== alpha ==
Design cache, start of the top module:
module cache(
    clk,
    proc_reset,
    proc_read,
    proc_write,
    proc_addr,
    proc_wdata,
    proc_stall,
    proc_rdata,
    mem_read,
    mem_write,
    mem_addr,
    mem_rdata,
    mem_wdata,
    mem_ready
);
Size: about 5100 cells after synthesis, ~390 I/O pins, about 0.061 mm2 of cells after synthesis.
Settings: LEC_CHECK=0, CAP_MARGIN=15, CORE_MARGIN=2, CORE_UTILIZATION=72, CTS_CLUSTER_SIZE=10, HOLD_SLACK_MARGIN=0.29, PLACE_DENSITY=0.39, SETUP_SLACK_MARGIN=1.17, SLEW_MARGIN=20, TNS_END_PERCENT=5; clock period 5.79 ns.
run.sh (not shown) runs the stock make flow with config.mk's settings and CLKGATE_MAP_FILE=.
diff inputs: alpha => beta
==> flow/config.mk <==
export PLATFORM = sky130hd
export DESIGN_NAME = cache
export DESIGN_NICKNAME = cache
export VERILOG_FILES = /design/flow/design.v
export SDC_FILE = /design/flow/constraint.sdc
export NUM_CORES = 4
export LEC_CHECK = 0
export CAP_MARGIN = 30
export CELL_PAD_IN_SITES_DETAIL_PLACEMENT = 0
export CORE_MARGIN = 3
export CORE_UTILIZATION = 27
export CTS_CLUSTER_DIAMETER = 384
export GPL_ROUTABILITY_DRIVEN = 0
export MAX_ROUTING_LAYER = met4
export PLACE_DENSITY = 0.79
export SETUP_SLACK_MARGIN = 0.36
export SLEW_MARGIN = 20
==> flow/constraint.sdc <==
create_clock -name core_clock -period 4.89 [get_ports {clk}]
set_input_delay 0.9780 -clock core_clock [delete_from_list [all_inputs] [get_ports {clk}]]
set_output_delay 0.9780 -clock core_clock [all_outputs]
set_load 0.01 [all_outputs]
Findings:
- The total of cells resized after clock tree synthesis of beta exceeds that of alpha by about 50%.
- Final checks on beta, whose flow otherwise completed, came back failing, citing setup timing.
- Re clock-cell share of area: beta is 0.30 points up on alpha.
- [compare] base=alpha new=beta: cell area went up by 0.0073 mm2, met3 usage fell by 12 points, clock tree buffer depth held steady, utilization went down, count of clock buffers in the final design now larger.
- beta: count of endpoints failing setup in the final report 1 above alpha
- Against alpha, beta comes in 2 higher on critical path depth.
Setup changes, beta to gamma
==> flow/config.mk <==
export PLATFORM = sky130hd
export DESIGN_NAME = cache
export DESIGN_NICKNAME = cache
export VERILOG_FILES = /design/flow/design.v
export SDC_FILE = /design/flow/constraint.sdc
export NUM_CORES = 4
export LEC_CHECK = 0
export CAP_MARGIN = 20
export CORE_MARGIN = 2
export CORE_UTILIZATION = 70
export CTS_CLUSTER_SIZE = 36
export PLACE_DENSITY = 0.67
export SLEW_MARGIN = 20
==> flow/constraint.sdc <==
create_clock -name core_clock -period 4.83 [get_ports {clk}]
set_input_delay 0.9660 -clock core_clock [delete_from_list [all_inputs] [get_ports {clk}]]
set_output_delay 0.9660 -clock core_clock [all_outputs]
set_load 0.01 [all_outputs]
## What came out
Status gamma: flow complete, layout not clean - setup timing
Pin count of the biggest net entering global routing up 6 in gamma wrt beta
Taking beta as the reference, in gamma HPWL after detailed placement down 20 mm, count of boundary I/O pins essentially unchanged, number of nets at floorplan ~0 delta, cell area went down about 6%.
Inputs modified between gamma and delta:
-- flow/config.mk --
<<< gamma, line 9
export CORE_MARGIN = 2
export CORE_UTILIZATION = 70
export CTS_CLUSTER_SIZE = 36
export PLACE_DENSITY = 0.67
export SLEW_MARGIN = 20
>>> delta, line 9
export CORE_MARGIN = 2
export CORE_UTILIZATION = 72
export CTS_CLUSTER_DIAMETER = 348
export PLACE_DENSITY = 0.38
export SLEW_MARGIN = 20
export TNS_END_PERCENT = 5
==> flow/constraint.sdc <==
create_clock -name core_clock -period 6.33 [get_ports {clk}]
set_input_delay 1.2660 -clock core_clock [delete_from_list [all_inputs] [get_ports {clk}]]
set_output_delay 1.2660 -clock core_clock [all_outputs]
set_load 0.01 [all_outputs]
[summary]
gamma finished all stages; however, its layout fails the closing checks, the failures being setup timing.
delta completed end to end with timing, DRC and antenna clean.
gamma → delta: die size went down by about 2.7%; setup slack now sits higher; total of clock buffers placed in the layout decreased about 8%.
